Design ieee754multiplier, start of the top module:
module ieee754multiplier (
    input logic clk, rst_n,
    input logic [31:0] a_i,
    input logic [31:0] b_i,
    input logic start_i,
    output logic done_o,
    output logic nan_o,
    output logic inifinit_o,
    output logic overflow_o,
    output logic underflow_o,
    output logic [31:0] product_o
);
Size: roughly 3600 cells after synthesis.
clock: 4.88 ns
lec_check: 0
abc_area: 1
cap_margin: 20
core_margin: 2
core_utilization: 72
cts_cluster_diameter: 372
cts_cluster_size: 100
place_density: 0.39
setup_slack_margin: 0.59
slew_margin: 20
run.sh (not shown) runs the stock make flow with config.mk's settings and CLKGATE_MAP_FILE=.
The first run finished but failed the layout checks on setup timing.
Edit:
- CTS_CLUSTER_DIAMETER: 372 -> 370
- CTS_CLUSTER_SIZE: 100 -> 95
- PLACE_DENSITY: 0.39 -> 0.38
- SETUP_SLACK_MARGIN: 0.59 -> default
- clock period: 4.88 -> 3.48 ns (I/O delays scaled with it)
The new run failed in global routing (5_1_grt).
Synthesized cell count does not change.
Synthesized area does not change.
Die size is unchanged.


north:
ieee754multiplier again, from the RTL that the note above started with.
Design ieee754multiplier, start of the top module:
module ieee754multiplier (
    input logic clk, rst_n,
    input logic [31:0] a_i,
    input logic [31:0] b_i,
    input logic start_i,
    output logic done_o,
    output logic nan_o,
    output logic inifinit_o,
    output logic overflow_o,
    output logic underflow_o,
    output logic [31:0] product_o
);
typedef enum logic[1:0] {
    INITIAL_STATE = 2'b00,
    MULTIPLY_STEP = 2'b01,
    RESULT_VERIFICATION_STEP = 2'b10,
    DONE = 2'b11
} MULTIPLIER_FSM_STATE;
MULTIPLIER_FSM_STATE current_state;
logic [31:0] a_r, b_r;  
logic signal_a, signal_b;
logic [7:0] exponent_a, exponent_b;
logic [23:0] mantissa_a, mantissa_b;  
logic [47:0] mantissa_temp;
logic [9:0] exponent_temp;
logic [31:0] product_r;      
logic [1:0]  exponent_hi_r;  
always_comb begin : MULTIPLIER_COMB_BLOCK
    signal_a = a_r[31];  
    signal_b = b_r[31];  
    exponent_a = a_r[30:23];  
    exponent_b = b_r[30:23];  
    mantissa_a[23] = 1;
    mantissa_a[22:0] = a_r[22:0];   
    mantissa_b[23] = 1;
    mantissa_b[22:0] = b_r[22:0];   
    if (mantissa_a[22-:23] == 0 || mantissa_b[22-:23] == 0) begin  
        mantissa_temp = 0;  
        exponent_temp = 0;  
    end else begin
        mantissa_temp = mantissa_a * mantissa_b;  
        exponent_temp = exponent_a + exponent_b - 127;  
        if (mantissa_temp[47] == 1) begin  
            mantissa_temp = mantissa_temp >> 1;  
            exponent_temp = exponent_temp + 1;  
        end
    end
end
always_ff @(posedge clk, negedge rst_n) begin : MULTIPLIER_FF_BLOCK
    if(!rst_n) begin
        current_state <= INITIAL_STATE;
        a_r <= 32'b0;
        b_r <= 32'b0;
        product_r <= 32'b0;
        exponent_hi_r <= 2'b0;
        done_o <= 1'b0;
        nan_o <= 1'b0;
        inifinit_o <= 1'b0;
        overflow_o <= 1'b0;
        underflow_o <= 1'b0;
        product_o <= 32'b0;
    end else begin
        case (current_state)
            INITIAL_STATE, DONE: begin
                done_o <= 1'b0;
                if (start_i) begin
                    a_r <= a_i;
                    b_r <= b_i;
                    current_state <= MULTIPLY_STEP;
                end else begin
                    current_state <= INITIAL_STATE;
                end
            end
            MULTIPLY_STEP: begin
  ...
make LEC_CHECK=0 ABC_AREA=1 CAP_MARGIN=5 CORE_MARGIN=2 CORE_UTILIZATION=69 CTS_CLUSTER_SIZE=97 PLACE_DENSITY=0.38 SLEW_MARGIN=20 TNS_END_PERCENT=10 finish   # period 5.24 ns
north never completed, since it errored out during global routing (5_1_grt).
Edits applied to the flow inputs when going from north to south:
Settings: removing PLACE_DENSITY (formerly 0.38); changing CORE_UTILIZATION from 69 to 72; changing CAP_MARGIN from 5 to 0; removing ABC_AREA (formerly 1); removing CTS_CLUSTER_SIZE (formerly 97); setting SETUP_SLACK_MARGIN to 1.85 for the first time; changing the clock period (ns, I/O delays scaled along) from 5.24 to 6.22.
==> results <==
Xor and xnor fraction of the mapped netlist area in south is 0.95 points above north. Against north, chip area in the Yosys report in south fell by a few percent. Placement-stage cell area went down by a few percent going from north to south. Measured against south, the average footprint of a synthesized cell of north comes out at 0.809 times the reference value. Complete run, failing final checks: south, reason setup timing. For number of instances in the placed design, dividing the value from south by the value from north gives 0.79.
What east does differently from south at the input level:
Settings: TNS_END_PERCENT no longer set, was 10; CTS_CLUSTER_DIAMETER now 28, previously not set; SETUP_SLACK_MARGIN now 0.33, was 1.85.
Results
- Summary of east over south: worst setup slack before clock tree synthesis rose by 0.18 ns.
- east vs south, first-pass GRT wire length went up by about 5%.
- Going from south to east, the sum of met2 wire segment lengths after detailed routing was found to have gone up by 24%.
- east vs south: number of nets in the finished design up slightly
- The layout from east, despite a flow that completed every stage, fails the layout checks, with the failing checks listed as setup timing.
- east: critical path depth about 8% above south
Input changes introduced in west (baseline for comparison: east):
Settings: a change of CAP_MARGIN from 0 to 15; a deleted CTS_CLUSTER_DIAMETER that had been 28; a deleted SETUP_SLACK_MARGIN that had been 0.33; an added HOLD_SLACK_MARGIN of -0.1; an added CTS_CLUSTER_SIZE of 36; a change of the clock period (ns, I/O delays scaled along) from 6.22 to 6.8.
[summary]
The run showing the greater routed length per placed instance is east.
west reports a lower number of nets at the end of the flow than east does.
From west to east, final hold violation count did not move at all.
Going from east to west, count of fill cells added during filler insertion grew by more than 10%.
Layout checks on west: not met. Flow itself completed; violations: setup timing.
